==> run B <==
Design Classic_Pong_Top, start of the top module:
module Classic_Pong_Top (
    input clk_i,
    input rst_i,
    input UART_RX_i,
    input sw1_i,
    input sw2_i,
    input sw3_i,
    input sw4_i,
    output VGA_Hsync_o,
    output VGA_Vsync_o,
    output VGA_Red_0_o,
    output VGA_Red_1_o,
    output VGA_Red_2_o,
    output VGA_Grn_0_o,
    output VGA_Grn_1_o,
    output VGA_Grn_2_o,
    output VGA_Blu_0_o,
    output VGA_Blu_1_o,
    output VGA_Blu_2_o
);
==> flow/config.mk <==
export PLATFORM = sky130hd
export DESIGN_NAME = Classic_Pong_Top
export DESIGN_NICKNAME = Classic_Pong_Top
export VERILOG_FILES = /design/flow/design.v
export SDC_FILE = /design/flow/constraint.sdc
export NUM_CORES = 4
export LEC_CHECK = 0
export CAP_MARGIN = 40
export CORE_ASPECT_RATIO = 1.4
export CORE_MARGIN = 4
export CORE_UTILIZATION = 40
export CTS_CLUSTER_SIZE = 79
export GPL_TIMING_DRIVEN = 1
export MIN_ROUTING_LAYER = met1
export PLACE_DENSITY_LB_ADDON = 0.27
export SLEW_MARGIN = 40
export TNS_END_PERCENT = 5
==> flow/constraint.sdc <==
create_clock -name core_clock -period 5.27 [get_ports {clk_i}]
set_input_delay 1.0540 -clock core_clock [delete_from_list [all_inputs] [get_ports {clk_i}]]
set_output_delay 1.0540 -clock core_clock [all_outputs]
set_load 0.01 [all_outputs]
run.sh (not shown) runs the stock make flow with config.mk's settings and CLKGATE_MAP_FILE=.
==> run P (differences from run B) <==
Settings changed: ABC_AREA set to 1, CAP_MARGIN 40 to 20, CORE_ASPECT_RATIO 1.4 to unset, CORE_MARGIN 4 to 2, CORE_UTILIZATION 40 to 72, CTS_CLUSTER_SIZE 79 to unset, GPL_TIMING_DRIVEN 1 to unset, MIN_ROUTING_LAYER met1 to unset, PLACE_DENSITY_LB_ADDON 0.27 to unset, SLEW_MARGIN 40 to 20, TNS_END_PERCENT 5 to unset.
==> flow/constraint.sdc (replaced) <==
create_clock -name core_clock -period 5.45 [get_ports {clk_i}]
set_input_delay 1.0900 -clock core_clock [delete_from_list [all_inputs] [get_ports {clk_i}]]
set_output_delay 1.0900 -clock core_clock [all_outputs]
set_load 0.01 [all_outputs]
==> run Y (differences from run B) <==
Settings changed: CAP_MARGIN 40 to 30, CELL_PAD_IN_SITES_GLOBAL_PLACEMENT set to 0, CORE_ASPECT_RATIO 1.4 to 0.83, CORE_MARGIN 4 to 6, CORE_UTILIZATION 40 to 68, CTS_CLUSTER_SIZE 79 to unset, HOLD_SLACK_MARGIN set to 0.07, PLACE_DENSITY_LB_ADDON 0.27 to 0.11, TNS_END_PERCENT 5 to 50.
==> flow/constraint.sdc (replaced) <==
create_clock -name core_clock -period 5.95 [get_ports {clk_i}]
set_input_delay 1.1900 -clock core_clock [delete_from_list [all_inputs] [get_ports {clk_i}]]
set_output_delay 1.1900 -clock core_clock [all_outputs]
set_load 0.01 [all_outputs]
==> run A (differences from run B) <==
Settings changed: CAP_MARGIN 40 to 20, CORE_ASPECT_RATIO 1.4 to unset, CORE_MARGIN 4 to 2, CTS_CLUSTER_SIZE 79 to unset, GPL_TIMING_DRIVEN 1 to unset, MIN_ROUTING_LAYER met1 to unset, PLACE_DENSITY set to 0.6, PLACE_DENSITY_LB_ADDON 0.27 to unset, SLEW_MARGIN 40 to 20, TNS_END_PERCENT 5 to unset.
==> flow/constraint.sdc (replaced) <==
create_clock -name core_clock -period 12.1 [get_ports {clk_i}]
set_input_delay 2.4200 -clock core_clock [delete_from_list [all_inputs] [get_ports {clk_i}]]
set_output_delay 2.4200 -clock core_clock [all_outputs]
set_load 0.01 [all_outputs]
==> qor summary <==
metric                                                                            run P                    run A                    run Y                    run B
Worst Reg2Reg Path Length in Cells                                                   17                       13                       13                       13
Width of the die                                                                 162 um                   204 um                   180 um                   177 um
Mux cell area share after synthesis                                                  0%                    1.46%                    1.46%                    1.46%
Inverter tally of the final layout excluding the clock network                      355                       76                       76                       76
Nature of the critical path endpoint                                          flip-flop              output port                flip-flop                flip-flop
Pre-Repair DR Iteration Count                                                         6                        5                        6                        5
Cells after Synth                                                                  2550                     1856                     1856                     1856
Count of cell types in the netlist                                                   63                       67                       67                       67
Run status                                                      complete, no violations  complete, no violations  complete, no violations  complete, no violations
Combined area of all synthesized cells                                       17900 um^2               16000 um^2               16000 um^2               16000 um^2
Max-area cell share                                                               34.8%                    38.9%                    38.9%                    38.9%
Routed wirelength normalized by instance count                                  13.7 um                  13.2 um                  14.6 um                  13.3 um
Slew HR                                                                           50.0%                    31.0%                    46.7%                    52.5%
Taps Inserted                                                                       324                      525                      312                      528
Overall via count from detail_route                                               16.4k                    12.5k                    12.7k                    12.4k
Most frequent cell after synthesis                                              nand2_1                   nor2_1                   nor2_1                   nor2_1
Final Core Density                                                                79.6%                    45.0%                    76.2%                    45.1%
Max Fanout on Critical Path                                                          10                        9                       14                       14
Global Route met1 Usage                                                           38.0%                    20.9%                    31.3%                    18.1%
Fraction of power consumed by sequential logic                                    48.2%                    48.4%                    51.5%                    48.8%
Seq. pwr                                                                        2.30 mW                  1.04 mW                  2.11 mW                  2.38 mW
Comb gates                                                                         1831                     1413                     1413                     1413
CP bufs+invs                                                                          3                        1                        1                        1
Combinational group share of total power                                           2.0%                     1.7%                     1.9%                     1.7%
Power figures rest on the tool's default switching activity, not on a simulated workload.
